**config.mk**
```make
export PLATFORM = sky130hd
export DESIGN_NAME = colour_change
export DESIGN_NICKNAME = colour_change
export VERILOG_FILES = /design/flow/design.v
export SDC_FILE = /design/flow/constraint.sdc
export NUM_CORES = 4
export LEC_CHECK = 0
export ABC_AREA = 1
export CAP_MARGIN = 25
export CELL_PAD_IN_SITES_GLOBAL_PLACEMENT = 0
export CORE_MARGIN = 2
export CORE_UTILIZATION = 71
export CTS_CLUSTER_DIAMETER = 214
export CTS_CLUSTER_SIZE = 14
export HOLD_SLACK_MARGIN = -0.09
export PLACE_DENSITY_LB_ADDON = 0.04
export SETUP_SLACK_MARGIN = -0.87
export SLEW_MARGIN = 20
export TNS_END_PERCENT = 70
```
**constraint.sdc**
```tcl
create_clock -name core_clock -period 11.4 [get_ports {clk}]
set_input_delay 2.2800 -clock core_clock [delete_from_list [all_inputs] [get_ports {clk}]]
set_output_delay 2.2800 -clock core_clock [all_outputs]
set_load 0.01 [all_outputs]
```
**design.v**
```verilog
`timescale 1ns / 1ps
module skin_detection(
    input clk,
    input n_rst,
    input [23:0] i_vid_data,
    input i_vid_hsync,
    input i_vid_vsync,
    input i_vid_VDE,
    input [3:0] sw,
    output reg [23:0] o_vid_data,
    output reg o_vid_hsync,
    output reg o_vid_vsync,
    output reg o_vid_VDE
);
    localparam [7:0] skin_y = 8'd80;
    localparam [7:0] skin_cb_min = 8'd70;  
    localparam [7:0] skin_cb_max = 8'd135;  
    localparam [7:0] skin_cr_min = 8'd120;  
    localparam [7:0] skin_cr_max = 8'd180;   
    reg signed [8:0] y, ytemp;
    reg signed [8:0] cb;
    reg signed [8:0] cr;
    reg signed [8:0] rtemp,gtemp,btemp, rtemp2, gtemp2, btemp2;
    localparam [7:0] r  = 8'd255;
    localparam [7:0] g = 8'd0;
    localparam [7:0] b = 8'd255;
    wire [7:0] red, green, blue;
    assign {red, blue, green} = i_vid_data;
    wire hsync = i_vid_hsync;
    wire vsync = i_vid_vsync;
    wire VDE = i_vid_VDE;
    always @(posedge clk) begin
        if(sw == 4'd1) begin
        ytemp <= 16+ (256*red+green*645+blue*98)/1000;
        cb <= (577*(btemp-ytemp))/1000+128;
        cr <= (713*(rtemp-ytemp))/1000+128;
        y <= ytemp;
        rtemp <= red;
        gtemp <= green;
        btemp <= blue;
        rtemp2 <= rtemp;
        gtemp2 <= gtemp;
        btemp2 <= btemp;
        if(y > skin_y && skin_cb_min < cb && skin_cb_max > cb && skin_cr_min < cr && skin_cr_max > cr) begin
            o_vid_data[23:16] <= rtemp2;
            o_vid_data[15:8] <= btemp2;
            o_vid_data[7:0] <= gtemp2;
        end else begin
            o_vid_data[23:16] <= r;
            o_vid_data[15:8] <= b;
            o_vid_data[7:0] <= g;
        end
        o_vid_hsync <=  hsync;
        o_vid_vsync <=  vsync;
        o_vid_VDE <=  VDE;
    end
    end
endmodule
`timescale 1ns / 1ps
module inversion(
    input clk,
    input n_rst,
    input [23:0] i_vid_data,
    input i_vid_hsync,
    input i_vid_vsync,
    input i_vid_VDE,
    input [3:0] sw,
    output reg [23:0] o_vid_data,
    output reg o_vid_hsync,
    output reg o_vid_vsync,
    output reg o_vid_VDE
);
    wire [7:0] red, green, blue;
    assign {red, green, blue} = i_vid_data;
 always @(posedge clk) begin
        if(sw == 4'd2) begin
            o_vid_data[23:16] <= 255-red;
            o_vid_data[15:8] <= 255-green;
            o_vid_data[7:0] <= 255-blue;
        end
        o_vid_hsync <= i_vid_hsync;
        o_vid_vsync <=  i_vid_vsync;
        o_vid_VDE <=  i_vid_VDE;
        end
endmodule
`timescale 1ns / 1ps
module position(
input clk,
    input n_rst,
    input [23:0] i_vid_data,
    input i_vid_hsync,
    input i_vid_vsync,
    input i_vid_VDE,
    input [3:0] sw,
    output reg [23:0] o_vid_data,
    output reg o_vid_hsync,
    output reg o_vid_vsync,
    output reg o_vid_VDE
);
    wire [7:0] red, green, blue;
    reg [16:0] vcount, hcount;
    reg [16:0] vcount_q, hcount_q;
    assign {red, blue, green} = i_vid_data;
    always @* begin
        hcount = hcount_q;
        vcount = vcount_q;
        if(!n_rst) begin
            hcount = 0;
            vcount = 0;
        end else
            if(i_vid_VDE) begin
        if(hcount_q>=16'd1919) begin
            hcount = 0;
            if(vcount_q>=16'd1079)
                vcount =0;
         else vcount = vcount_q +1;
    end else hcount = hcount_q +1;
    end
    end
    always @(posedge clk) begin
        hcount_q <= hcount;
        vcount_q <= vcount;
    end
    wire [7:0] grey = (3*red)/100 + (59*green)/100 + (11*blue)/100;
     always @(posedge clk) begin
           if(sw == 4'd3) begin
             if (hcount > 200 && hcount < 800) begin
                o_vid_data[23:16] <= grey;
                 o_vid_data[15:8] <= grey; 
                 o_vid_data[7:0] <= grey;         
           end
           else
             o_vid_data <= i_vid_data;
           end
           o_vid_hsync <= i_vid_hsync;
           o_vid_vsync <=  i_vid_vsync;
           o_vid_VDE <=  i_vid_VDE;
           end
endmodule
`timescale 1ns / 1ps
module colour_change #
(
    parameter DATA_WIDTH = 24  
)
(
    input  wire                   clk,
    input  wire                   n_rst,
    input  wire [DATA_WIDTH-1:0] i_vid_data,
    input  wire                  i_vid_hsync,
    input  wire                  i_vid_vsync,
    input  wire                  i_vid_VDE,
    output reg [DATA_WIDTH-1:0] o_vid_data,
    output reg                  o_vid_hsync,
    output reg                  o_vid_vsync,
    output reg                  o_vid_VDE,
    input wire [3:0] btn,
    input wire [3:0] sw,
    output wire [3:0] led 
);
 assign led = 4'd0;
 wire [23:0] out1, out2,out3;
   wire hsync, vsync, vde, hsync2, vsync2, vde2, hsync3, vsync3, vde3;
   always@* begin
       case(sw)
           4'd1:begin o_vid_data=out1;
           o_vid_hsync = hsync;
           o_vid_vsync = vsync;
           o_vid_VDE = vde;
           end
           4'd2: begin 
            o_vid_data=out2;
            o_vid_hsync = hsync2;
            o_vid_vsync = vsync2;
            o_vid_VDE = vde2;
           end
           4'd3: begin 
           o_vid_data=out3;
           o_vid_hsync = hsync3;
           o_vid_vsync = vsync3;
           o_vid_VDE = vde3;
          end
          default: begin
           o_vid_data=i_vid_data;
           o_vid_hsync = i_vid_hsync;
           o_vid_vsync = i_vid_vsync;
           o_vid_VDE = i_vid_VDE;
           end
       endcase
   end
   skin_detection skin(.clk(clk), .n_rst(n_rst), .i_vid_data(i_vid_data), .i_vid_hsync(i_vid_hsync), .i_vid_vsync(i_vid_vsync), .i_vid_VDE(i_vid_VDE), .o_vid_data(out1), .o_vid_hsync(hsync), .o_vid_vsync(vsync), .o_vid_VDE(vde), .sw(sw));
   inversion inverse(.clk(clk), .n_rst(n_rst), .i_vid_data(i_vid_data), .i_vid_hsync(i_vid_hsync), .i_vid_vsync(i_vid_vsync), .i_vid_VDE(i_vid_VDE), .o_vid_data(out2), .o_vid_hsync(hsync2), .o_vid_vsync(vsync2), .o_vid_VDE(vde2), .sw(sw));
   position pos(.clk(clk), .n_rst(n_rst), .i_vid_data(i_vid_data), .i_vid_hsync(i_vid_hsync), .i_vid_vsync(i_vid_vsync), .i_vid_VDE(i_vid_VDE), .o_vid_data(out3), .o_vid_hsync(hsync3), .o_vid_vsync(vsync3), .o_vid_VDE(vde3), .sw(sw));
endmodule
```
**run.sh**
```bash
#!/bin/bash
# the make line also repeats each setting of config.mk as NAME=value (left out here)
make -C /OpenROAD-flow-scripts/flow DESIGN_CONFIG=/design/flow/config.mk WORK_HOME=/design/flow/orfs CLKGATE_MAP_FILE= finish
```
==> report_table.html, run 1 <==
<h2>Synthesis and place &amp; route</h2>
<table>
<tr><th>Metric</th><th>Value</th></tr>
<tr><th colspan="2">Logic synthesis</th></tr>
<tr><td>Yosys stat cell total</td><td>3234</td></tr>
<tr><td>Number of storage elements in the synthesis netlist</td><td>179</td></tr>
<tr><td>Mapped Cells</td><td>3234</td></tr>
<tr><td>Post-synth EDFFs</td><td>159</td></tr>
<tr><td>Post-synth area hogs</td><td>edfxtp_1 20%, ha_1 15%, nand2_1 9.5%</td></tr>
<tr><td>Seq share, synth</td><td>21.4%</td></tr>
<tr><td>Synthesized area</td><td>approximately 24000 µm²</td></tr>
<tr><td>Commonest cells in the netlist</td><td>612 x nand2_1, 567 x inv_1, 284 x ha_1</td></tr>
<tr><td>Dominant register cell in the synthesized netlist</td><td>edfxtp_1</td></tr>
<tr><td>Largest family of logic cells by area</td><td>simple AND/OR/NAND/NOR gates</td></tr>
<tr><td>Dominant cell by count in the synthesized netlist</td><td>nand2_1</td></tr>
<tr><td>Share of async-settable or async-resettable flops after synthesis</td><td>0%</td></tr>
<tr><td>Area share of the leading cell type in the synthesized netlist</td><td>19.8%</td></tr>
<tr><td>Yosys synthesis chip area</td><td>between 20000 and 25000 µm²</td></tr>
<tr><td>Post-Synth XOR/XNOR Area</td><td>6.91%</td></tr>
<tr><td>Synth Area in Simple Gates</td><td>a little under a third</td></tr>
<tr><td>Synth Area in Adders</td><td>around 20%</td></tr>
<tr><td>Synth area leader</td><td>edfxtp_1</td></tr>
<tr><td>AND-OR/OR-AND Cells, Area Fraction</td><td>10.6%</td></tr>
<tr><td>Mux area share</td><td>0%</td></tr>
<tr><td>Synth Area per Inst</td><td>between 7 and 8 µm²</td></tr>
<tr><td>Total number of yosys warnings</td><td>4</td></tr>
<tr><td>Unique masters post-synth</td><td>83</td></tr>
<tr><th colspan="2">Placement</th></tr>
<tr><td>Gpl congestion</td><td>1.01</td></tr>
<tr><td>Tally of buffers added on design ports</td><td>59</td></tr>
<tr><td>Post-detailed-placement cell area</td><td>29300 µm²</td></tr>
<tr><td>DPL Wire Length</td><td>~55000 µm</td></tr>
<tr><th colspan="2">Clocking</th></tr>
<tr><td>Buffer type at the clock tree root</td><td>clkbuf_16</td></tr>
<tr><td>Clock buffers created by TritonCTS</td><td>17</td></tr>
<tr><td>Number of hold-repair buffers added at the cts stage</td><td>0</td></tr>
<tr><td>Deepest clock path buffer count</td><td>2</td></tr>
<tr><td>Sink Count</td><td>179</td></tr>
<tr><td>CTS H-Tree Depth</td><td>4</td></tr>
<tr><th colspan="2">Floorplan</th></tr>
<tr><td>Die area</td><td>roughly 36000 µm²</td></tr>
<tr><td>Core area</td><td>33500 µm²</td></tr>
<tr><td>Number of cell rows</td><td>67</td></tr>
<tr><td>Core utilization before placement</td><td>72.0%</td></tr>
<tr><td>I/O Pins</td><td>68</td></tr>
<tr><td>Horizontal extent of the die</td><td>between 150 and 200 µm</td></tr>
<tr><td>Vert. Die Dim</td><td>188 µm</td></tr>
<tr><th colspan="2">Outcome</th></tr>
<tr><td>Error message</td><td>[ERROR DPL-0038] Utilization greater than 100%, impossible to legalize</td></tr>
<tr><td>Status</td><td>aborted with a tool error</td></tr>
<tr><td>Stage where the flow stopped</td><td>5_1_grt</td></tr>
</table>
## repair_timing
action,in CTS
pin swaps,80
cloned,0
setup buffers,35
setup endpoints to repair,34
gates resized,151
## metrics by stage
stage / util [%] / worst slack (ps) / TNS, ps / cells / hold slack [ps]
4_1_cts: 92.0 / -867 / -21650 / 4327 / 431
3_5_place_dp: 87.4 / -2310 / -60490 / 4265 / 411
3_3_place_gp: 87.4 / -1550 / -32200 / 4265 / 402
2_1_floorplan: - / -868 / -11210 / 3237 / 400
==> run 2, diff against run 1 <==
Settings changed: CAP_MARGIN 25 to 20, CELL_PAD_IN_SITES_GLOBAL_PLACEMENT 0 to unset, CORE_UTILIZATION 71 to 72, CTS_CLUSTER_DIAMETER 214 to 399, CTS_CLUSTER_SIZE 14 to 97, HOLD_SLACK_MARGIN -0.09 to unset, PLACE_DENSITY set to 0.39, PLACE_DENSITY_LB_ADDON 0.04 to unset, SETUP_SLACK_MARGIN -0.87 to -0.76, TNS_END_PERCENT 70 to 5.
Clock period 11.4 ns to 10.8 ns, I/O delays scaled along.
==> report_table.html, run 2 <==
<h2>Synthesis and place &amp; route</h2>
<table>
<tr><th>Metric</th><th>Value</th></tr>
<tr><th colspan="2">Logic synthesis</th></tr>
<tr><td>Synth area leader</td><td>edfxtp_1</td></tr>
<tr><td>Post-Synth XOR/XNOR Area</td><td>6.91%</td></tr>
<tr><td>Total number of yosys warnings</td><td>4</td></tr>
<tr><td>Area share of the leading cell type in the synthesized netlist</td><td>approximately a fifth</td></tr>
<tr><td>Commonest cells in the netlist</td><td>612 x nand2_1, 567 x inv_1, 284 x ha_1</td></tr>
<tr><td>Dominant cell by count in the synthesized netlist</td><td>nand2_1</td></tr>
<tr><td>Yosys synthesis chip area</td><td>24200 µm²</td></tr>
<tr><td>Largest family of logic cells by area</td><td>simple AND/OR/NAND/NOR gates</td></tr>
<tr><td>Synth Area in Simple Gates</td><td>30.0%</td></tr>
<tr><td>Mapped Cells</td><td>3234</td></tr>
<tr><td>Dominant register cell in the synthesized netlist</td><td>edfxtp_1</td></tr>
<tr><td>Synth Area in Adders</td><td>20.3%</td></tr>
<tr><td>Synthesized area</td><td>24200 µm²</td></tr>
<tr><td>Post-synth EDFFs</td><td>around 160</td></tr>
<tr><td>Yosys stat cell total</td><td>3234</td></tr>
<tr><td>Share of async-settable or async-resettable flops after synthesis</td><td>0%</td></tr>
<tr><td>Seq share, synth</td><td>a little over a fifth</td></tr>
<tr><td>Mux area share</td><td>0%</td></tr>
<tr><td>Number of storage elements in the synthesis netlist</td><td>179</td></tr>
<tr><td>Unique masters post-synth</td><td>~83</td></tr>
<tr><td>Synth Area per Inst</td><td>7.47 µm²</td></tr>
<tr><td>AND-OR/OR-AND Cells, Area Fraction</td><td>10.6%</td></tr>
<tr><td>Post-synth area hogs</td><td>edfxtp_1 20%, ha_1 15%, nand2_1 9.5%</td></tr>
<tr><th colspan="2">Placement</th></tr>
<tr><td>Gpl congestion</td><td>0.947</td></tr>
<tr><td>Tally of buffers added on design ports</td><td>59</td></tr>
<tr><td>DPL Wire Length</td><td>around 57000 µm</td></tr>
<tr><td># placed instances</td><td>around 4400</td></tr>
<tr><th colspan="2">Floorplan</th></tr>
<tr><td>Core utilization before placement</td><td>72.6%</td></tr>
<tr><td>Number of cell rows</td><td>approximately 67</td></tr>
<tr><td>Core area</td><td>33300 µm²</td></tr>
<tr><td>Die area</td><td>approximately 35000 µm²</td></tr>
<tr><td>I/O Pins</td><td>68</td></tr>
<tr><td>Vert. Die Dim</td><td>187 µm</td></tr>
<tr><td>Horizontal extent of the die</td><td>187 µm</td></tr>
<tr><th colspan="2">Outcome</th></tr>
<tr><td>Status</td><td>aborted with a tool error</td></tr>
<tr><td>Error message</td><td>[ERROR DPL-0033] detailed placement checks failed during check placement.</td></tr>
<tr><td>Stage where the flow stopped</td><td>4_1_cts</td></tr>
</table>
==> run 2: through the flow <==
stage          setup WS (ps)  area [µm²]  setup TNS (ps)  util (%)
3_3_place_gp           -1720       30200          -49650      90.7
3_5_place_dp           -2770       30200          -90430      90.7
2_1_floorplan           -916       24300          -16860         -
==> run 3, diff against run 2 <==
Settings changed: CORE_ASPECT_RATIO set to 0.5, CTS_CLUSTER_DIAMETER 399 to unset, CTS_CLUSTER_SIZE 97 to unset, PLACE_DENSITY 0.39 to unset, SETUP_SLACK_MARGIN -0.76 to 1.67, TNS_END_PERCENT 5 to unset.
Clock period 10.8 ns to 13.4 ns, I/O delays scaled along.
==> report_table.html, run 3 <==
<h2>Synthesis and place &amp; route</h2>
<table>
<tr><th>Metric</th><th>Value</th></tr>
<tr><th colspan="2">Floorplan</th></tr>
<tr><td>Core utilization before placement</td><td>73.1%</td></tr>
<tr><td>Core area</td><td>33000 µm²</td></tr>
<tr><td>Horizontal extent of the die</td><td>263 µm</td></tr>
<tr><td>Number of cell rows</td><td>around 47</td></tr>
<tr><td>Vert. Die Dim</td><td>134 µm</td></tr>
<tr><td>Die area</td><td>35100 µm²</td></tr>
<tr><td>I/O Pins</td><td>68</td></tr>
<tr><th colspan="2">Outcome</th></tr>
<tr><td>Stage where the flow stopped</td><td>5_1_grt</td></tr>
<tr><td>Error message</td><td>[ERROR GRT-0232] Routing congestion too high. Check the congestion heatmap in the GUI.</td></tr>
<tr><td>Status</td><td>aborted with a tool error</td></tr>
<tr><th colspan="2">Logic synthesis</th></tr>
<tr><td>Post-Synth XOR/XNOR Area</td><td>6.91%</td></tr>
<tr><td>Yosys stat cell total</td><td>3234</td></tr>
<tr><td>Synth Area in Adders</td><td>20.3%</td></tr>
<tr><td>Dominant register cell in the synthesized netlist</td><td>edfxtp_1</td></tr>
<tr><td>Mapped Cells</td><td>3234</td></tr>
<tr><td>Synth area leader</td><td>edfxtp_1</td></tr>
<tr><td>Synthesized area</td><td>24200 µm²</td></tr>
<tr><td>Share of async-settable or async-resettable flops after synthesis</td><td>0%</td></tr>
<tr><td>Unique masters post-synth</td><td>83</td></tr>
<tr><td>Yosys synthesis chip area</td><td>24200 µm²</td></tr>
<tr><td>Dominant cell by count in the synthesized netlist</td><td>nand2_1</td></tr>
<tr><td>Area share of the leading cell type in the synthesized netlist</td><td>19.8%</td></tr>
<tr><td>Mux area share</td><td>0%</td></tr>
<tr><td>Total number of yosys warnings</td><td>4</td></tr>
<tr><td>Synth Area per Inst</td><td>7.47 µm²</td></tr>
<tr><td>Post-synth EDFFs</td><td>approximately 160</td></tr>
<tr><td>Post-synth area hogs</td><td>edfxtp_1 20%, ha_1 15%, nand2_1 9.5%</td></tr>
<tr><td>Seq share, synth</td><td>21.4%</td></tr>
<tr><td>Commonest cells in the netlist</td><td>612 x nand2_1, 567 x inv_1, 284 x ha_1</td></tr>
<tr><td>Largest family of logic cells by area</td><td>simple AND/OR/NAND/NOR gates</td></tr>
<tr><td>Synth Area in Simple Gates</td><td>30.0%</td></tr>
<tr><td>Number of storage elements in the synthesis netlist</td><td>179</td></tr>
<tr><td>AND-OR/OR-AND Cells, Area Fraction</td><td>10.6%</td></tr>
<tr><th colspan="2">Clocking</th></tr>
<tr><td>Clock buffers created by TritonCTS</td><td>17</td></tr>
<tr><td>Buffer type at the clock tree root</td><td>clkbuf_16</td></tr>
<tr><td>Sink Count</td><td>179</td></tr>
<tr><td>Deepest clock path buffer count</td><td>2</td></tr>
<tr><td>CTS H-Tree Depth</td><td>4</td></tr>
<tr><td>Number of hold-repair buffers added at the cts stage</td><td>0</td></tr>
<tr><th colspan="2">Placement</th></tr>
<tr><td>DPL Wire Length</td><td>44000 µm</td></tr>
<tr><td>Tally of buffers added on design ports</td><td>59</td></tr>
<tr><td>Gpl congestion</td><td>0.891</td></tr>
<tr><td># placed instances</td><td>roughly 3800</td></tr>
<tr><th colspan="2">Global routing</th></tr>
<tr><td>GR Util All Layers</td><td>83.7%</td></tr>
<tr><td>GRT Residual Overflow</td><td>492</td></tr>
</table>
run 3: per-stage QoR:
step	instance area [µm²]	utilization [%]	setup WS, ps
after CTS	29100	88.0	1110
after detailed placement	25800	78.1	-222
after global placement	25800	78.1	55.3
after floorplan	24300	-	1190
run 3: metal layers:
layer	global-route usage, %	overflow
met2	101	291
met4	90.2	174
met3	69.5	6
met5	33.8	4
met1	80.4	17
run 3: timing repair:
| action | in CTS |
|---|---|
| pin swaps | 244 |
| resized | 367 |
| cloned | 2 |
| setup endpoints to repair | 47 |
| setup buffers | 146 |
| endpoints found under the hold margin | 0 |
==> run 4, diff against run 3 <==
Settings changed: ABC_AREA 1 to unset, CORE_ASPECT_RATIO 0.5 to unset, CORE_UTILIZATION 72 to 57, SETUP_SLACK_MARGIN 1.67 to unset.
Clock period 13.4 ns to 10.3 ns, I/O delays scaled along.
==> report_table.html, run 4 <==
<!-- implementation run metrics -->
<table>
<tr><th>Metric</th><th>Value</th></tr>
<tr><th colspan="2">Global routing</th></tr>
<tr><td>GR Util All Layers</td><td>43.7%</td></tr>
<tr><td>GRT Residual Overflow</td><td>0</td></tr>
<tr><td>Antenna violations before repair</td><td>13</td></tr>
<tr><td>Global routing's busiest layer</td><td>met2</td></tr>
<tr><td>Maximum number of pins on one net before global-route repair</td><td>roughly 85</td></tr>
<tr><td>Global-route wire length before repair</td><td>167000 µm</td></tr>
<tr><td>Number of global-route vias before repair</td><td>32700</td></tr>
<tr><td>Met1 track utilization from global routing</td><td>49.2%</td></tr>
<tr><td>Met3 layer usage reported by global route</td><td>8.42%</td></tr>
<tr><td>Met2 capacity usage during global routing</td><td>approximately 75%</td></tr>
<tr><th colspan="2">Hold path</th></tr>
<tr><td>Beginning of the worst hold path</td><td>skin.gtemp[7]</td></tr>
<tr><td>Path type of the worst min-delay path</td><td>flip-flop to flip-flop</td></tr>
<tr><td>End point of the most critical hold path</td><td>skin.gtemp2[7]</td></tr>
<tr><td>Cells on Worst Hold Path</td><td>0</td></tr>
<tr><th colspan="2">Logic synthesis</th></tr>
<tr><td>Post-Synth XOR/XNOR Area</td><td>8.46%</td></tr>
<tr><td>AND-OR/OR-AND Cells, Area Fraction</td><td>23.1%</td></tr>
<tr><td>Post-synth EDFFs</td><td>159</td></tr>
<tr><td>Seq share, synth</td><td>roughly 20%</td></tr>
<tr><td>Number of storage elements in the synthesis netlist</td><td>179</td></tr>
<tr><td>Synth area leader</td><td>edfxtp_1</td></tr>
<tr><td>Total number of yosys warnings</td><td>4</td></tr>
<tr><td>Mapped Cells</td><td>3106</td></tr>
<tr><td>Share of async-settable or async-resettable flops after synthesis</td><td>0%</td></tr>
<tr><td>Largest family of logic cells by area</td><td>AND-OR/OR-AND gates</td></tr>
<tr><td>Yosys stat cell total</td><td>between 3000 and 4000</td></tr>
<tr><td>Mux area share</td><td>roughly 4.1%</td></tr>
<tr><td>Post-synth area hogs</td><td>edfxtp_1 18%, ha_1 14%, xnor2_1 5.9%</td></tr>
<tr><td>Commonest cells in the netlist</td><td>304 x nand2_1, 285 x ha_1, 251 x inv_1</td></tr>
<tr><td>Synth Area per Inst</td><td>8.41 µm²</td></tr>
<tr><td>Synth Area in Adders</td><td>around 20%</td></tr>
<tr><td>Synth Area in Simple Gates</td><td>19.3%</td></tr>
<tr><td>Unique masters post-synth</td><td>146</td></tr>
<tr><td>Area share of the leading cell type in the synthesized netlist</td><td>18.3%</td></tr>
<tr><td>Synthesized area</td><td>26100 µm²</td></tr>
<tr><td>Dominant register cell in the synthesized netlist</td><td>edfxtp_1</td></tr>
<tr><td>Yosys synthesis chip area</td><td>26100 µm²</td></tr>
<tr><td>Dominant cell by count in the synthesized netlist</td><td>nand2_1</td></tr>
<tr><th colspan="2">Placement</th></tr>
<tr><td>DPL Wire Length</td><td>69100 µm</td></tr>
<tr><td>Gpl congestion</td><td>0.968</td></tr>
<tr><td>Worst slack at placement</td><td>-3730 ps</td></tr>
<tr><td>Tally of buffers added on design ports</td><td>~60</td></tr>
<tr><th colspan="2">Clocking</th></tr>
<tr><td>TritonCTS clock tree</td><td>yes</td></tr>
<tr><td>Clock-pin slew on the worst setup and hold paths</td><td>about 90 ps</td></tr>
<tr><td>Clock buffers created by TritonCTS</td><td>17</td></tr>
<tr><td>Buffer type at the clock tree root</td><td>clkbuf_16</td></tr>
<tr><td>Deepest clock path buffer count</td><td>2</td></tr>
<tr><td>Clock latency of the later-clocked register in the worst-skew pair</td><td>480 ps</td></tr>
<tr><td>Sink Count</td><td>179</td></tr>
<tr><td>CTS H-Tree Depth</td><td>4</td></tr>
<tr><th colspan="2">Run</th></tr>
<tr><td>Number of OpenROAD warnings</td><td>between 50 and 60</td></tr>
<tr><td># Max-Cap Violations</td><td>1</td></tr>
<tr><th colspan="2">Critical path</th></tr>
<tr><td>Critical-path top delay cell</td><td>xor2_1</td></tr>
<tr><td>Cell repeated most along the worst path</td><td>buf_4</td></tr>
<tr><td>Critical R2R Capture</td><td>skin.cr[8]</td></tr>
<tr><td>Element type at the critical path start</td><td>flip-flop</td></tr>
<tr><td>Arrival time at the worst endpoint</td><td>17100 ps</td></tr>
<tr><td>Setup slack, reg-to-reg</td><td>-6570 ps</td></tr>
<tr><td>Worst reg-to-reg path cell count</td><td>67</td></tr>
<tr><td>Critical Path Start</td><td>skin.ytemp[1]</td></tr>
<tr><td>Number of buffers and inverters on the critical path</td><td>16</td></tr>
<tr><td>Category of the critical setup timing path</td><td>flip-flop to flip-flop</td></tr>
<tr><td>Origin of the critical flop-to-flop path</td><td>skin.ytemp[1]</td></tr>
<tr><td>Worst Path Max Fanout</td><td>6</td></tr>
<tr><td>Worst path required time</td><td>about 11000 ps</td></tr>
<tr><td>Logic depth of the worst path, buffers included</td><td>~67</td></tr>
<tr><td>Crit-path max cell delay</td><td>~900 ps</td></tr>
<tr><td>Family of cells with the greatest summed delay on the critical path</td><td>AND-OR/OR-AND gates</td></tr>
<tr><td>Nature of the critical path endpoint</td><td>flip-flop</td></tr>
<tr><td>Crit path capture</td><td>skin.cr[8]</td></tr>
<tr><th colspan="2">Floorplan</th></tr>
<tr><td>Core utilization before placement</td><td>57.7%</td></tr>
<tr><td>Vert. Die Dim</td><td>about 220 µm</td></tr>
<tr><td>Core area</td><td>roughly 45000 µm²</td></tr>
<tr><td>Horizontal extent of the die</td><td>218 µm</td></tr>
<tr><td>Die area</td><td>47600 µm²</td></tr>
<tr><td>Number of cell rows</td><td>slightly below 80</td></tr>
<tr><td>I/O Pins</td><td>68</td></tr>
<tr><th colspan="2">Detailed routing</th></tr>
<tr><td>Number of nets still failing antenna checks after routing</td><td>0</td></tr>
<tr><td>Via density per instance</td><td>between 7 and 8</td></tr>
<tr><td>Via total after detailed routing</td><td>35000</td></tr>
<tr><td>Remaining design rule violation count</td><td>0</td></tr>
<tr><td>DRC violation total after the first TritonRoute iteration</td><td>5469</td></tr>
<tr><td>Number of iterations in the first detailed-routing pass</td><td>9</td></tr>
<tr><td>Routed len/inst</td><td>26.6 µm</td></tr>
<tr><td>Final WL</td><td>between 100000 and 150000 µm</td></tr>
<tr><th colspan="2">STA</th></tr>
<tr><td>Worst Tran Pin Value</td><td>1700 ps</td></tr>
<tr><td>Period minus WS final</td><td>about 17000 ps</td></tr>
<tr><td>Remaining max-slew budget at the tightest pin</td><td>-16.1%</td></tr>
<tr><td>Count of endpoints failing setup in the final report</td><td>50</td></tr>
<tr><td>RSZ-0062 raised after global routing</td><td>yes</td></tr>
<tr><td>Worst clock skew on the final layout</td><td>about 19 ps</td></tr>
<tr><td>Hold Fails Final Rpt</td><td>0</td></tr>
<tr><td>Crit share post-route</td><td>164%</td></tr>
<tr><td>Final setup margin</td><td>-6570 ps</td></tr>
<tr><td>Number of max-slew violations in the final report</td><td>2</td></tr>
<tr><td>Timing-limited maximum frequency</td><td>59.3 MHz</td></tr>
<tr><th colspan="2">Outcome</th></tr>
<tr><td>Status</td><td>complete, but fails checks</td></tr>
<tr><td>Blocking Checks</td><td>capacitance limit, slew limit, setup timing</td></tr>
<tr><th colspan="2">Layout</th></tr>
<tr><td># fillers</td><td>1843</td></tr>
<tr><td>NumNets Final</td><td>4744</td></tr>
<tr><td>Area growth, synth to finish</td><td>56.4%</td></tr>
</table>
==> run 4: layer usage <==
metal	share of wire [%]	vias to the layer above	wire length, µm
li1	-	14000	-
met1	32	15900	42300
met2	44	3521	58100
met3	13	1582	16900
met4	11	8	15000
met5	0.059	-	78
==> run 4: area by class of cell <==
class	instances	area, µm²	area share [%]
multi-input combinational	2598	23100	56.6
sequential	179	5170	12.7
inverter	253	963	2.36
timing repair buffer	1305	10200	25.0
clock inverter	15	181	0.444
tap	600	751	1.84
antenna	11	27.5	0.0674
clock buffer	17	425	1.04
==> run 4: stage by stage <==
step / hold WS, ps / util (%) / cell area, µm² / cells / TNS [ps]
after floorplan: 400 / - / 27400 / 3109 / -108330
after global placement: 401 / 79.4 / 35900 / 4713 / -131440
after detailed placement: 405 / 79.4 / 35900 / 4713 / -148470
after CTS: 421 / 86.7 / 39300 / 4905 / -119640
after global routing: 439 / 90.2 / 40800 / 4970 / -194560
final: 426 / 90.2 / 40900 / 4978 / -182740
==> run 4: what timing repair did <==
item	4_1_cts	5_1_grt
pin swaps	243	207
buffers inserted	164	72
gates resized	325	238
hold buffers	0	0
endpoints found under the setup margin	50	50
cloned	1	0
==> run 5, diff against run 4 <==
Settings changed: ABC_AREA set to 1, CAP_MARGIN 20 to 30, CORE_UTILIZATION 57 to 72, CTS_CLUSTER_SIZE set to 14, HOLD_SLACK_MARGIN set to -0.09, PLACE_DENSITY_LB_ADDON set to 0.23, SETUP_SLACK_MARGIN set to -0.76, SLEW_MARGIN 20 to 0.
Clock period 10.3 ns to 12.8 ns, I/O delays scaled along.
==> report_table.html, run 5 <==
<!-- implementation run metrics -->
<table>
<tr><th>Metric</th><th>Value</th></tr>
<tr><th colspan="2">Logic synthesis</th></tr>
<tr><td>AND-OR/OR-AND Cells, Area Fraction</td><td>10.6%</td></tr>
<tr><td>Synth Area per Inst</td><td>roughly 7.5 µm²</td></tr>
<tr><td>Yosys stat cell total</td><td>3234</td></tr>
<tr><td>Synth Area in Simple Gates</td><td>a little under a third</td></tr>
<tr><td>Area share of the leading cell type in the synthesized netlist</td><td>19.8%</td></tr>
<tr><td>Post-synth area hogs</td><td>edfxtp_1 20%, ha_1 15%, nand2_1 9.5%</td></tr>
<tr><td>Synthesized area</td><td>~24000 µm²</td></tr>
<tr><td>Post-synth EDFFs</td><td>159</td></tr>
<tr><td>Mux area share</td><td>0%</td></tr>
<tr><td>Post-Synth XOR/XNOR Area</td><td>6.91%</td></tr>
<tr><td>Share of async-settable or async-resettable flops after synthesis</td><td>0%</td></tr>
<tr><td>Synth Area in Adders</td><td>20.3%</td></tr>
<tr><td>Yosys synthesis chip area</td><td>24200 µm²</td></tr>
<tr><td>Unique masters post-synth</td><td>83</td></tr>
<tr><td>Dominant cell by count in the synthesized netlist</td><td>nand2_1</td></tr>
<tr><td>Total number of yosys warnings</td><td>4</td></tr>
<tr><td>Commonest cells in the netlist</td><td>612 x nand2_1, 567 x inv_1, 284 x ha_1</td></tr>
<tr><td>Dominant register cell in the synthesized netlist</td><td>edfxtp_1</td></tr>
<tr><td>Mapped Cells</td><td>3234</td></tr>
<tr><td>Largest family of logic cells by area</td><td>simple AND/OR/NAND/NOR gates</td></tr>
<tr><td>Synth area leader</td><td>edfxtp_1</td></tr>
<tr><td>Number of storage elements in the synthesis netlist</td><td>179</td></tr>
<tr><td>Seq share, synth</td><td>21.4%</td></tr>
<tr><th colspan="2">Floorplan</th></tr>
<tr><td>Die area</td><td>roughly 35000 µm²</td></tr>
<tr><td>I/O Pins</td><td>68</td></tr>
<tr><td>Core utilization before placement</td><td>72.6%</td></tr>
<tr><td>Core area</td><td>between 30000 and 40000 µm²</td></tr>
<tr><td>Horizontal extent of the die</td><td>187 µm</td></tr>
<tr><td>Vert. Die Dim</td><td>187 µm</td></tr>
<tr><td>Number of cell rows</td><td>67</td></tr>
<tr><th colspan="2">Critical path</th></tr>
<tr><td>Worst path required time</td><td>~13000 ps</td></tr>
<tr><td>Critical R2R Capture</td><td>skin.cr[8]</td></tr>
<tr><td>Family of cells with the greatest summed delay on the critical path</td><td>simple AND/OR/NAND/NOR gates</td></tr>
<tr><td>Logic depth of the worst path, buffers included</td><td>76</td></tr>
<tr><td>Crit path capture</td><td>pos.o_vid_data[15]</td></tr>
<tr><td>Cell repeated most along the worst path</td><td>nand2_1</td></tr>
<tr><td>Crit-path max cell delay</td><td>560 ps</td></tr>
<tr><td>Number of buffers and inverters on the critical path</td><td>14</td></tr>
<tr><td>Setup slack, reg-to-reg</td><td>-270 ps</td></tr>
<tr><td>Element type at the critical path start</td><td>primary input</td></tr>
<tr><td>Nature of the critical path endpoint</td><td>flip-flop</td></tr>
<tr><td>Arrival time at the worst endpoint</td><td>13280 ps</td></tr>
<tr><td>Worst reg-to-reg path cell count</td><td>90</td></tr>
<tr><td>Origin of the critical flop-to-flop path</td><td>skin.rtemp[0]</td></tr>
<tr><td>Critical-path top delay cell</td><td>clkdlybuf4s50_1</td></tr>
<tr><td>Category of the critical setup timing path</td><td>primary input to flip-flop</td></tr>
<tr><td>Critical Path Start</td><td>i_vid_data[6]</td></tr>
<tr><td>Worst Path Max Fanout</td><td>6</td></tr>
<tr><th colspan="2">Hold path</th></tr>
<tr><td>End point of the most critical hold path</td><td>skin.gtemp2[0]</td></tr>
<tr><td>Path type of the worst min-delay path</td><td>flip-flop to flip-flop</td></tr>
<tr><td>Cells on Worst Hold Path</td><td>0</td></tr>
<tr><td>Beginning of the worst hold path</td><td>skin.gtemp[0]</td></tr>
<tr><th colspan="2">Detailed routing</th></tr>
<tr><td>Routed len/inst</td><td>15.9 µm</td></tr>
<tr><td>DRC violation total after the first TritonRoute iteration</td><td>1600</td></tr>
<tr><td>Final WL</td><td>61900 µm</td></tr>
<tr><td>Number of nets still failing antenna checks after routing</td><td>0</td></tr>
<tr><td>Via total after detailed routing</td><td>22400</td></tr>
<tr><td>Number of iterations in the first detailed-routing pass</td><td>8</td></tr>
<tr><td>Remaining design rule violation count</td><td>0</td></tr>
<tr><td>Antenna cell count</td><td>0</td></tr>
<tr><td>Via density per instance</td><td>5.76</td></tr>
<tr><th colspan="2">Global routing</th></tr>
<tr><td>Antenna violations before repair</td><td>0</td></tr>
<tr><td>Maximum number of pins on one net before global-route repair</td><td>76</td></tr>
<tr><td>Number of global-route vias before repair</td><td>22000</td></tr>
<tr><td>GR Util All Layers</td><td>33.4%</td></tr>
<tr><td>GRT Residual Overflow</td><td>0</td></tr>
<tr><td>Global-route wire length before repair</td><td>98100 µm</td></tr>
<tr><th colspan="2">Outcome</th></tr>
<tr><td>Status</td><td>complete, but fails checks</td></tr>
<tr><td>Blocking Checks</td><td>setup timing</td></tr>
<tr><th colspan="2">Clocking</th></tr>
<tr><td>Number of hold-repair buffers added at the cts stage</td><td>0</td></tr>
<tr><td>Deepest clock path buffer count</td><td>2</td></tr>
<tr><td>Clock latency of the later-clocked register in the worst-skew pair</td><td>460 ps</td></tr>
<tr><td>CTS H-Tree Depth</td><td>4</td></tr>
<tr><td>Clock buffers created by TritonCTS</td><td>17</td></tr>
<tr><td>Clock-pin slew on the worst setup and hold paths</td><td>80 ps</td></tr>
<tr><td>TritonCTS clock tree</td><td>yes</td></tr>
<tr><td>Buffer type at the clock tree root</td><td>clkbuf_16</td></tr>
<tr><td>Sink Count</td><td>between 150 and 200</td></tr>
<tr><th colspan="2">Layout</th></tr>
<tr><td>Area growth, synth to finish</td><td>14.1%</td></tr>
<tr><td>NumNets Final</td><td>3814</td></tr>
<tr><td>Post-route cell area</td><td>27600 µm²</td></tr>
<tr><td>Post-Layout Cell Count</td><td>3886</td></tr>
<tr><th colspan="2">STA</th></tr>
<tr><td>Final setup margin</td><td>-298 ps</td></tr>
<tr><td>Timing-limited maximum frequency</td><td>76.3 MHz</td></tr>
<tr><td>Number of max-slew violations in the final report</td><td>0</td></tr>
<tr><td>Count of endpoints failing setup in the final report</td><td>18</td></tr>
<tr><td>Worst clock skew on the final layout</td><td>9.31 ps</td></tr>
<tr><td>Crit share post-route</td><td>102%</td></tr>
<tr><td>Remaining max-slew budget at the tightest pin</td><td>32.6%</td></tr>
<tr><td>Final hold slack</td><td>425 ps</td></tr>
<tr><td>Period minus WS final</td><td>13100 ps</td></tr>
<tr><td>Worst Tran Pin Value</td><td>1010 ps</td></tr>
<tr><td>Hold Fails Final Rpt</td><td>0</td></tr>
<tr><th colspan="2">Placement</th></tr>
<tr><td>Tally of buffers added on design ports</td><td>59</td></tr>
<tr><td># placed instances</td><td>around 3800</td></tr>
<tr><td>DPL Wire Length</td><td>between 40000 and 50000 µm</td></tr>
<tr><td>Post-detailed-placement cell area</td><td>~26000 µm²</td></tr>
<tr><td>Worst slack at placement</td><td>-1210 ps</td></tr>
<tr><td>Gpl congestion</td><td>0.903</td></tr>
<tr><th colspan="2">Run</th></tr>
<tr><td># Max-Cap Violations</td><td>0</td></tr>
<tr><td>Number of OpenROAD warnings</td><td>51</td></tr>
</table>
==> run 5: final cells by class <==
type / count / area [µm²]
fillers: 2003 / 5730
repair buffers: 197 / 1660
multi-input cells: 2396 / 17100
well taps: 448 / 561
repair inverters: 1 / 8.76
inverters: 633 / 2420
clock buffers: 17 / 425
flip-flops and latches: 179 / 5170
clock inverters: 15 / 214
==> run 5: what timing repair did <==
| item | 4_1_cts | 5_1_grt |
|---|---|---|
| gates cloned | 0 | 1 |
| setup buffers | 1 | 22 |
| pin swaps | 1 | 50 |
| setup endpoints to repair | 3 | 39 |
| gates resized | 1 | 158 |
==> run 5: metrics by stage <==
stage	setup TNS [ps]	util, %
3_5_place_dp	-19950	78.2
3_3_place_gp	-7490	78.2
6_report	-2750	82.8
5_1_grt	-28530	82.8
4_1_cts	-10820	80.2
2_1_floorplan	0	-
==> run 5: routing by layer <==
metal  track usage (%)  wire, µm  share of wire [%]  vias to the layer above
li1                  -         -                  -                    10900
met1              39.1     24500                 40                    10500
met2              62.1     31600                 51                      810
met3              3.45      3140                5.1                      223
met4              13.6      2690                4.3                        0
met5                 0         0                  0                        -
==> run 6, diff against run 5 <==
Settings changed: CAP_MARGIN 30 to 20, CORE_UTILIZATION 72 to 71, CTS_CLUSTER_SIZE 14 to unset, HOLD_SLACK_MARGIN -0.09 to unset, PLACE_DENSITY_LB_ADDON 0.23 to unset, SLEW_MARGIN 0 to 20.
Clock period 12.8 ns to 14.9 ns, I/O delays scaled along.
==> report_table.html, run 6 <==
<!-- implementation run metrics -->
<table>
<tr><th>Metric</th><th>Value</th></tr>
<tr><th colspan="2">Outcome</th></tr>
<tr><td>Status</td><td>finished clean</td></tr>
<tr><th colspan="2">Critical path</th></tr>
<tr><td>Critical-path top delay cell</td><td>fa_1</td></tr>
<tr><td>Cell repeated most along the worst path</td><td>nand2_1</td></tr>
<tr><td>Number of buffers and inverters on the critical path</td><td>15</td></tr>
<tr><td>Crit-path max cell delay</td><td>570 ps</td></tr>
<tr><td>Critical R2R Capture</td><td>skin.cr[8]</td></tr>
<tr><td>Category of the critical setup timing path</td><td>primary input to flip-flop</td></tr>
<tr><td>Setup slack, reg-to-reg</td><td>1180 ps</td></tr>
<tr><td>Origin of the critical flop-to-flop path</td><td>skin.rtemp[0]</td></tr>
<tr><td>Arrival time at the worst endpoint</td><td>14630 ps</td></tr>
<tr><td>Nature of the critical path endpoint</td><td>flip-flop</td></tr>
<tr><td>Critical Path Start</td><td>i_vid_data[0]</td></tr>
<tr><td>Element type at the critical path start</td><td>primary input</td></tr>
<tr><td>Logic depth of the worst path, buffers included</td><td>between 70 and 80</td></tr>
<tr><td>Family of cells with the greatest summed delay on the critical path</td><td>simple AND/OR/NAND/NOR gates</td></tr>
<tr><td>Worst path required time</td><td>15050 ps</td></tr>
<tr><td>Worst reg-to-reg path cell count</td><td>around 92</td></tr>
<tr><td>Worst Path Max Fanout</td><td>7</td></tr>
<tr><td>Crit path capture</td><td>pos.o_vid_data[7]</td></tr>
<tr><th colspan="2">Logic synthesis</th></tr>
<tr><td>Number of storage elements in the synthesis netlist</td><td>179</td></tr>
<tr><td>AND-OR/OR-AND Cells, Area Fraction</td><td>about a tenth</td></tr>
<tr><td>Mux area share</td><td>0%</td></tr>
<tr><td>Synth Area in Simple Gates</td><td>30.0%</td></tr>
<tr><td>Area share of the leading cell type in the synthesized netlist</td><td>19.8%</td></tr>
<tr><td>Seq share, synth</td><td>21.4%</td></tr>
<tr><td>Dominant cell by count in the synthesized netlist</td><td>nand2_1</td></tr>
<tr><td>Post-synth area hogs</td><td>edfxtp_1 20%, ha_1 15%, nand2_1 9.5%</td></tr>
<tr><td>Total number of yosys warnings</td><td>4</td></tr>
<tr><td>Largest family of logic cells by area</td><td>simple AND/OR/NAND/NOR gates</td></tr>
<tr><td>Yosys stat cell total</td><td>3234</td></tr>
<tr><td>Unique masters post-synth</td><td>between 80 and 90</td></tr>
<tr><td>Share of async-settable or async-resettable flops after synthesis</td><td>0%</td></tr>
<tr><td>Synthesized area</td><td>24200 µm²</td></tr>
<tr><td>Synth area leader</td><td>edfxtp_1</td></tr>
<tr><td>Synth Area per Inst</td><td>7.47 µm²</td></tr>
<tr><td>Mapped Cells</td><td>3234</td></tr>
<tr><td>Post-synth EDFFs</td><td>159</td></tr>
<tr><td>Yosys synthesis chip area</td><td>24200 µm²</td></tr>
<tr><td>Post-Synth XOR/XNOR Area</td><td>approximately 6.9%</td></tr>
<tr><td>Dominant register cell in the synthesized netlist</td><td>edfxtp_1</td></tr>
<tr><td>Commonest cells in the netlist</td><td>612 x nand2_1, 567 x inv_1, 284 x ha_1</td></tr>
<tr><td>Synth Area in Adders</td><td>20.3%</td></tr>
<tr><th colspan="2">Detailed routing</th></tr>
<tr><td>Via total after detailed routing</td><td>~21000</td></tr>
<tr><td>Remaining design rule violation count</td><td>0</td></tr>
<tr><td>Number of nets still failing antenna checks after routing</td><td>0</td></tr>
<tr><td>Via density per instance</td><td>about 5.6</td></tr>
<tr><td>DRC violation total after the first TritonRoute iteration</td><td>1423</td></tr>
<tr><td>Routed len/inst</td><td>14.7 µm</td></tr>
<tr><td>Final WL</td><td>~55000 µm</td></tr>
<tr><td>Antenna cell count</td><td>0</td></tr>
<tr><td>Number of iterations in the first detailed-routing pass</td><td>14</td></tr>
<tr><th colspan="2">Global routing</th></tr>
<tr><td>Maximum number of pins on one net before global-route repair</td><td>62</td></tr>
<tr><td>GR Util All Layers</td><td>between 30% and 40%</td></tr>
<tr><td>Number of global-route vias before repair</td><td>20500</td></tr>
<tr><td>Antenna violations before repair</td><td>1</td></tr>
<tr><td>Global-route wire length before repair</td><td>93100 µm</td></tr>
<tr><td>GRT Residual Overflow</td><td>0</td></tr>
<tr><th colspan="2">STA</th></tr>
<tr><td>Crit share post-route</td><td>between 90% and 100%</td></tr>
<tr><td>Count of endpoints failing setup in the final report</td><td>0</td></tr>
<tr><td>Timing-limited maximum frequency</td><td>69.1 MHz</td></tr>
<tr><td>Period minus WS final</td><td>14480 ps</td></tr>
<tr><td>Number of max-slew violations in the final report</td><td>0</td></tr>
<tr><td>Remaining max-slew budget at the tightest pin</td><td>between 30% and 40%</td></tr>
<tr><td>Worst Tran Pin Value</td><td>956 ps</td></tr>
<tr><td>Final hold slack</td><td>430 ps</td></tr>
<tr><td>Worst clock skew on the final layout</td><td>16.1 ps</td></tr>
<tr><td>Hold Fails Final Rpt</td><td>0</td></tr>
<tr><th colspan="2">Layout</th></tr>
<tr><td># fillers</td><td>between 2000 and 2500</td></tr>
<tr><td>Area growth, synth to finish</td><td>7.42%</td></tr>
<tr><td>Final Util</td><td>between 70% and 80%</td></tr>
<tr><td>NumNets Final</td><td>3694</td></tr>
<tr><td>Post-route cell area</td><td>25900 µm²</td></tr>
<tr><th colspan="2">Placement</th></tr>
<tr><td>DPL Wire Length</td><td>approximately 44000 µm</td></tr>
<tr><td>Post-detailed-placement cell area</td><td>25300 µm²</td></tr>
<tr><td>Tally of buffers added on design ports</td><td>between 50 and 60</td></tr>
<tr><td>Gpl congestion</td><td>around 0.91</td></tr>
<tr><th colspan="2">Run</th></tr>
<tr><td># Max-Cap Violations</td><td>0</td></tr>
<tr><td>Number of OpenROAD warnings</td><td>around 53</td></tr>
<tr><th colspan="2">Clocking</th></tr>
<tr><td>Deepest clock path buffer count</td><td>2</td></tr>
<tr><td>CTS H-Tree Depth</td><td>4</td></tr>
<tr><td>Number of hold-repair buffers added at the cts stage</td><td>0</td></tr>
<tr><td>Clock-pin slew on the worst setup and hold paths</td><td>90 ps</td></tr>
<tr><td>Buffer type at the clock tree root</td><td>clkbuf_16</td></tr>
<tr><td>Sink Count</td><td>between 150 and 200</td></tr>
<tr><td>Clock buffers created by TritonCTS</td><td>17</td></tr>
<tr><td>TritonCTS clock tree</td><td>yes</td></tr>
<tr><td>Clock latency of the later-clocked register in the worst-skew pair</td><td>440 ps</td></tr>
<tr><th colspan="2">Floorplan</th></tr>
<tr><td>Core area</td><td>33500 µm²</td></tr>
<tr><td>Horizontal extent of the die</td><td>188 µm</td></tr>
<tr><td>Vert. Die Dim</td><td>~190 µm</td></tr>
<tr><td>Number of cell rows</td><td>67</td></tr>
<tr><td>I/O Pins</td><td>68</td></tr>
<tr><td>Core utilization before placement</td><td>a little over 70%</td></tr>
<tr><td>Die area</td><td>~36000 µm²</td></tr>
<tr><th colspan="2">Hold path</th></tr>
<tr><td>Path type of the worst min-delay path</td><td>flip-flop to flip-flop</td></tr>
<tr><td>End point of the most critical hold path</td><td>skin.gtemp2[6]</td></tr>
<tr><td>Cells on Worst Hold Path</td><td>0</td></tr>
<tr><td>Beginning of the worst hold path</td><td>skin.gtemp[6]</td></tr>
</table>
==> run 6: layout make-up <==
type	count	area [µm²]	share of cell area [%]
multi-input cells	2396	16500	63.4
flip-flops and latches	179	5170	19.9
inverters	633	2400	9.26
repair buffers	78	728	2.81
well taps	448	561	2.16
clock buffers	17	425	1.64
clock inverters	15	196	0.757
==> run 6: per-stage QoR <==
| stage | std cells | setup WS (ps) | setup TNS, ps |
|---|---|---|---|
| final | 3766 | 418 | 0 |
| after global placement | 3732 | 414 | 0 |
| after CTS | 3764 | 398 | 0 |
| after floorplan | 3237 | 1910 | 0 |
| after detailed placement | 3732 | -36.1 | -43.1 |
| after global routing | 3766 | -753 | -7640 |
==> run 6: metal layers <==
metal | part of all wire [%] | vias up | GRT usage [%]
met5 | 0 | - | 0
met4 | 4.5 | 0 | 12.7
met3 | 4.9 | 136 | 2.87
met2 | 49 | 594 | 57.3
met1 | 41 | 9777 | 38.4
li1 | - | 10600 | -
==> run 6: what timing repair did <==
item,in CTS,in global routing
resized,0,7
buffers inserted,0,3
endpoints found under the setup margin,0,6
endpoints found under the hold margin,0,0
==> run 7, diff against run 6 <==
Settings changed: ABC_AREA 1 to unset, CORE_UTILIZATION 71 to 65, CTS_CLUSTER_DIAMETER set to 291, SETUP_SLACK_MARGIN -0.76 to -0.92.
Clock period 14.9 ns to 12.2 ns, I/O delays scaled along.
==> report_table.html, run 7 <==
<h2>Synthesis and place &amp; route</h2>
<table>
<tr><th>Metric</th><th>Value</th></tr>
<tr><th colspan="2">Placement</th></tr>
<tr><td>DPL Wire Length</td><td>72100 µm</td></tr>
<tr><td># placed instances</td><td>between 4000 and 5000</td></tr>
<tr><td>Gpl congestion</td><td>0.958</td></tr>
<tr><td>Post-detailed-placement cell area</td><td>between 30000 and 40000 µm²</td></tr>
<tr><td>Tally of buffers added on design ports</td><td>59</td></tr>
<tr><th colspan="2">Logic synthesis</th></tr>
<tr><td>Synth Area in Simple Gates</td><td>19.3%</td></tr>
<tr><td>Number of storage elements in the synthesis netlist</td><td>179</td></tr>
<tr><td>Area share of the leading cell type in the synthesized netlist</td><td>18.3%</td></tr>
<tr><td>AND-OR/OR-AND Cells, Area Fraction</td><td>23.1%</td></tr>
<tr><td>Commonest cells in the netlist</td><td>304 x nand2_1, 285 x ha_1, 251 x inv_1</td></tr>
<tr><td>Post-synth area hogs</td><td>edfxtp_1 18%, ha_1 14%, xnor2_1 5.9%</td></tr>
<tr><td>Unique masters post-synth</td><td>146</td></tr>
<tr><td>Post-Synth XOR/XNOR Area</td><td>8.46%</td></tr>
<tr><td>Mux area share</td><td>roughly 4.1%</td></tr>
<tr><td>Post-synth EDFFs</td><td>159</td></tr>
<tr><td>Total number of yosys warnings</td><td>4</td></tr>
<tr><td>Synth area leader</td><td>edfxtp_1</td></tr>
<tr><td>Synthesized area</td><td>26100 µm²</td></tr>
<tr><td>Mapped Cells</td><td>3106</td></tr>
<tr><td>Synth Area in Adders</td><td>19.9%</td></tr>
<tr><td>Synth Area per Inst</td><td>8.41 µm²</td></tr>
<tr><td>Yosys synthesis chip area</td><td>26100 µm²</td></tr>
<tr><td>Dominant cell by count in the synthesized netlist</td><td>nand2_1</td></tr>
<tr><td>Dominant register cell in the synthesized netlist</td><td>edfxtp_1</td></tr>
<tr><td>Yosys stat cell total</td><td>3106</td></tr>
<tr><td>Seq share, synth</td><td>19.8%</td></tr>
<tr><td>Largest family of logic cells by area</td><td>AND-OR/OR-AND gates</td></tr>
<tr><td>Share of async-settable or async-resettable flops after synthesis</td><td>0%</td></tr>
<tr><th colspan="2">Clocking</th></tr>
<tr><td>CTS H-Tree Depth</td><td>4</td></tr>
<tr><td>Buffer type at the clock tree root</td><td>clkbuf_16</td></tr>
<tr><td>Sink Count</td><td>179</td></tr>
<tr><td>Deepest clock path buffer count</td><td>2</td></tr>
<tr><td>Clock buffers created by TritonCTS</td><td>17</td></tr>
<tr><td>Number of hold-repair buffers added at the cts stage</td><td>0</td></tr>
<tr><th colspan="2">Floorplan</th></tr>
<tr><td>I/O Pins</td><td>between 60 and 70</td></tr>
<tr><td>Number of cell rows</td><td>73</td></tr>
<tr><td>Vert. Die Dim</td><td>just over 200 µm</td></tr>
<tr><td>Horizontal extent of the die</td><td>204 µm</td></tr>
<tr><td>Die area</td><td>approximately 42000 µm²</td></tr>
<tr><td>Core utilization before placement</td><td>roughly two thirds</td></tr>
<tr><td>Core area</td><td>39700 µm²</td></tr>
<tr><th colspan="2">Outcome</th></tr>
<tr><td>Status</td><td>aborted with a tool error</td></tr>
<tr><td>Stage where the flow stopped</td><td>5_1_grt</td></tr>
<tr><td>Error message</td><td>[ERROR GRT-0232] Routing congestion too high. Check the congestion heatmap in the GUI.</td></tr>
<tr><th colspan="2">Global routing</th></tr>
<tr><td>GR Util All Layers</td><td>76.1%</td></tr>
<tr><td>GRT Residual Overflow</td><td>between 70 and 80</td></tr>
</table>
==> run 7: metal layers <==
metal  global-route usage (%)  overflow
met2                     94.9        32
met3                     60.9         1
met1                     74.1         2
met5                     31.4         0
met4                     75.6        43
==> run 7: what timing repair did <==
item / 4_1_cts
setup endpoints to repair: 45
endpoints found under the hold margin: 0
buffers inserted: 75
resized: 195
pin swaps: 120
==> run 7: per-stage QoR <==
stage | hold slack [ps] | setup WS (ps)
after floorplan | 400 | -1350
after global placement | 401 | -1710
after detailed placement | 405 | -2480
after CTS | 425 | -2160
==> run 8, diff against run 7 <==
Settings changed: ABC_AREA set to 0, CAP_MARGIN 20 to 0, CELL_PAD_IN_SITES_GLOBAL_PLACEMENT set to 2, CORE_UTILIZATION 65 to 47, CTS_CLUSTER_DIAMETER 291 to 147, MIN_ROUTING_LAYER set to met2, PLACE_DENSITY_LB_ADDON set to 0.04, SETUP_SLACK_MARGIN -0.92 to 5.0, TNS_END_PERCENT set to 70.
Clock period 12.2 ns to 32.1 ns, I/O delays scaled along.
==> report_table.html, run 8 <==
<!-- implementation run metrics -->
<table>
<tr><th>Metric</th><th>Value</th></tr>
<tr><th colspan="2">STA</th></tr>
<tr><td>Worst Tran Pin Value</td><td>1130 ps</td></tr>
<tr><td>Setup TNS</td><td>0 ps</td></tr>
<tr><td>Period minus WS final</td><td>21020 ps</td></tr>
<tr><td>Number of max-slew violations in the final report</td><td>0</td></tr>
<tr><td>Worst clock skew on the final layout</td><td>16.8 ps</td></tr>
<tr><td>Timing-limited maximum frequency</td><td>47.6 MHz</td></tr>
<tr><td>Hold Fails Final Rpt</td><td>0</td></tr>
<tr><td>Count of endpoints failing setup in the final report</td><td>0</td></tr>
<tr><td>Crit share post-route</td><td>65.5%</td></tr>
<tr><td>Remaining max-slew budget at the tightest pin</td><td>22.8%</td></tr>
<tr><td>RSZ-0062 raised after global routing</td><td>no</td></tr>
<tr><th colspan="2">Floorplan</th></tr>
<tr><td>Horizontal extent of the die</td><td>~240 µm</td></tr>
<tr><td>Core area</td><td>between 50000 and 60000 µm²</td></tr>
<tr><td>Vert. Die Dim</td><td>240 µm</td></tr>
<tr><td>I/O Pins</td><td>roughly 68</td></tr>
<tr><td>Die area</td><td>57500 µm²</td></tr>
<tr><td>Core utilization before placement</td><td>47.5%</td></tr>
<tr><td>Number of cell rows</td><td>86</td></tr>
<tr><th colspan="2">Logic synthesis</th></tr>
<tr><td>Number of storage elements in the synthesis netlist</td><td>between 150 and 200</td></tr>
<tr><td>Total number of yosys warnings</td><td>4</td></tr>
<tr><td>Yosys synthesis chip area</td><td>26100 µm²</td></tr>
<tr><td>Seq share, synth</td><td>19.8%</td></tr>
<tr><td>Post-Synth XOR/XNOR Area</td><td>8.46%</td></tr>
<tr><td>Synth Area in Adders</td><td>19.9%</td></tr>
<tr><td>Post-synth area hogs</td><td>edfxtp_1 18%, ha_1 14%, xnor2_1 5.9%</td></tr>
<tr><td>Dominant register cell in the synthesized netlist</td><td>edfxtp_1</td></tr>
<tr><td>Largest family of logic cells by area</td><td>AND-OR/OR-AND gates</td></tr>
<tr><td>Share of async-settable or async-resettable flops after synthesis</td><td>0%</td></tr>
<tr><td>Synth area leader</td><td>edfxtp_1</td></tr>
<tr><td>Post-synth EDFFs</td><td>159</td></tr>
<tr><td>Mux area share</td><td>4.07%</td></tr>
<tr><td>Unique masters post-synth</td><td>146</td></tr>
<tr><td>Dominant cell by count in the synthesized netlist</td><td>nand2_1</td></tr>
<tr><td>Synth Area in Simple Gates</td><td>19.3%</td></tr>
<tr><td>AND-OR/OR-AND Cells, Area Fraction</td><td>23.1%</td></tr>
<tr><td>Commonest cells in the netlist</td><td>304 x nand2_1, 285 x ha_1, 251 x inv_1</td></tr>
<tr><td>Area share of the leading cell type in the synthesized netlist</td><td>roughly 18%</td></tr>
<tr><td>Yosys stat cell total</td><td>3106</td></tr>
<tr><td>Mapped Cells</td><td>3106</td></tr>
<tr><td>Synthesized area</td><td>26100 µm²</td></tr>
<tr><td>Synth Area per Inst</td><td>8.41 µm²</td></tr>
<tr><th colspan="2">Clocking</th></tr>
<tr><td>Clock latency of the later-clocked register in the worst-skew pair</td><td>450 ps</td></tr>
<tr><td>CTS H-Tree Depth</td><td>4</td></tr>
<tr><td>Post_cts resized</td><td>0</td></tr>
<tr><td>TritonCTS clock tree</td><td>yes</td></tr>
<tr><td>Clock-pin slew on the worst setup and hold paths</td><td>90 ps</td></tr>
<tr><td>Clock buffers created by TritonCTS</td><td>17</td></tr>
<tr><td>Post-CTS setup buffers</td><td>0</td></tr>
<tr><td>Sink Count</td><td>about 180</td></tr>
<tr><td>Buffer type at the clock tree root</td><td>clkbuf_16</td></tr>
<tr><td>Deepest clock path buffer count</td><td>2</td></tr>
<tr><td>Number of hold-repair buffers added at the cts stage</td><td>0</td></tr>
<tr><th colspan="2">Critical path</th></tr>
<tr><td>Nature of the critical path endpoint</td><td>flip-flop</td></tr>
<tr><td>Worst reg-to-reg path cell count</td><td>57</td></tr>
<tr><td>Worst Path Max Fanout</td><td>11</td></tr>
<tr><td>Logic depth of the worst path, buffers included</td><td>56</td></tr>
<tr><td>Critical-path top delay cell</td><td>clkdlybuf4s50_1</td></tr>
<tr><td>Cell repeated most along the worst path</td><td>maj3_1</td></tr>
<tr><td>Crit path capture</td><td>pos.o_vid_data[15]</td></tr>
<tr><td>Category of the critical setup timing path</td><td>primary input to flip-flop</td></tr>
<tr><td>Critical R2R Capture</td><td>skin.cb[8]</td></tr>
<tr><td>Arrival time at the worst endpoint</td><td>21340 ps</td></tr>
<tr><td>Number of buffers and inverters on the critical path</td><td>5</td></tr>
<tr><td>Worst path required time</td><td>~32000 ps</td></tr>
<tr><td>Family of cells with the greatest summed delay on the critical path</td><td>AND-OR/OR-AND gates</td></tr>
<tr><td>Setup slack, reg-to-reg</td><td>about 14000 ps</td></tr>
<tr><td>Critical Path Start</td><td>i_vid_data[1]</td></tr>
<tr><td>Origin of the critical flop-to-flop path</td><td>skin.ytemp[0]</td></tr>
<tr><td>Crit-path max cell delay</td><td>1020 ps</td></tr>
<tr><td>Element type at the critical path start</td><td>primary input</td></tr>
<tr><th colspan="2">Detailed routing</th></tr>
<tr><td>Number of nets still failing antenna checks after routing</td><td>0</td></tr>
<tr><td>DRC violation total after the first TritonRoute iteration</td><td>about 5500</td></tr>
<tr><td>Routed len/inst</td><td>about 19 µm</td></tr>
<tr><td>Remaining design rule violation count</td><td>0</td></tr>
<tr><td>Number of iterations in the first detailed-routing pass</td><td>46</td></tr>
<tr><td>Final WL</td><td>~74000 µm</td></tr>
<tr><td>Via density per instance</td><td>8.35</td></tr>
<tr><td>Via total after detailed routing</td><td>32500</td></tr>
<tr><th colspan="2">Outcome</th></tr>
<tr><td>Status</td><td>finished clean</td></tr>
<tr><th colspan="2">Run</th></tr>
<tr><td>Number of OpenROAD warnings</td><td>51</td></tr>
<tr><td># Max-Cap Violations</td><td>0</td></tr>
<tr><th colspan="2">Hold path</th></tr>
<tr><td>Path type of the worst min-delay path</td><td>flip-flop to flip-flop</td></tr>
<tr><td>Cells on Worst Hold Path</td><td>0</td></tr>
<tr><td>End point of the most critical hold path</td><td>skin.gtemp2[3]</td></tr>
<tr><td>Beginning of the worst hold path</td><td>skin.gtemp[3]</td></tr>
<tr><th colspan="2">Global routing</th></tr>
<tr><td>GRT Residual Overflow</td><td>0</td></tr>
<tr><td>Antenna violations before repair</td><td>0</td></tr>
<tr><td>Global-route wire length before repair</td><td>118000 µm</td></tr>
<tr><td>Number of global-route vias before repair</td><td>between 30000 and 40000</td></tr>
<tr><td>Maximum number of pins on one net before global-route repair</td><td>80</td></tr>
<tr><td>GR Util All Layers</td><td>38.6%</td></tr>
<tr><th colspan="2">Placement</th></tr>
<tr><td>DPL Wire Length</td><td>between 50000 and 60000 µm</td></tr>
<tr><td>Gpl congestion</td><td>between 0.9 and 1</td></tr>
<tr><td>Tally of buffers added on design ports</td><td>roughly 59</td></tr>
<tr><th colspan="2">Layout</th></tr>
<tr><td>NumNets Final</td><td>3515</td></tr>
<tr><td># fillers</td><td>roughly 5200</td></tr>
<tr><td>Area growth, synth to finish</td><td>7.22%</td></tr>
</table>
run 8: layer usage:
| metal | GRT usage [%] | up-vias | routed length [µm] |
|---|---|---|---|
| met5 | 7.88 | - | 350 |
| met4 | 4.89 | 12 | 5750 |
| met3 | 50.8 | 806 | 29100 |
| met2 | 48.1 | 8671 | 38900 |
| met1 | - | 11600 | 0 |
| li1 | - | 11400 | - |
run 8: layout make-up:
type	count	area [µm²]	area share, %
diodes	1	2.50	0.00893
repair buffers	77	721	2.57
clock inverters	15	190	0.679
inverters	253	950	3.39
flip-flops and latches	179	5170	18.5
clock buffers	17	425	1.52
well taps	748	936	3.34
multi-input cells	2597	19600	70.0
run 8: stage by stage:
step / area [µm²] / util [%] / cells / setup WS (ps) / hold slack, ps
floorplan: 26100 / - / 3109 / 13210 / 400
global placement: 27400 / 49.8 / 3854 / 10830 / 401
detailed placement: 27400 / 49.8 / 3854 / 10600 / 408
CTS: 28000 / 50.9 / 3886 / 11020 / 429
global route: 28000 / 50.9 / 3886 / 10060 / 432
finish: 28000 / 50.9 / 3887 / 11080 / 427
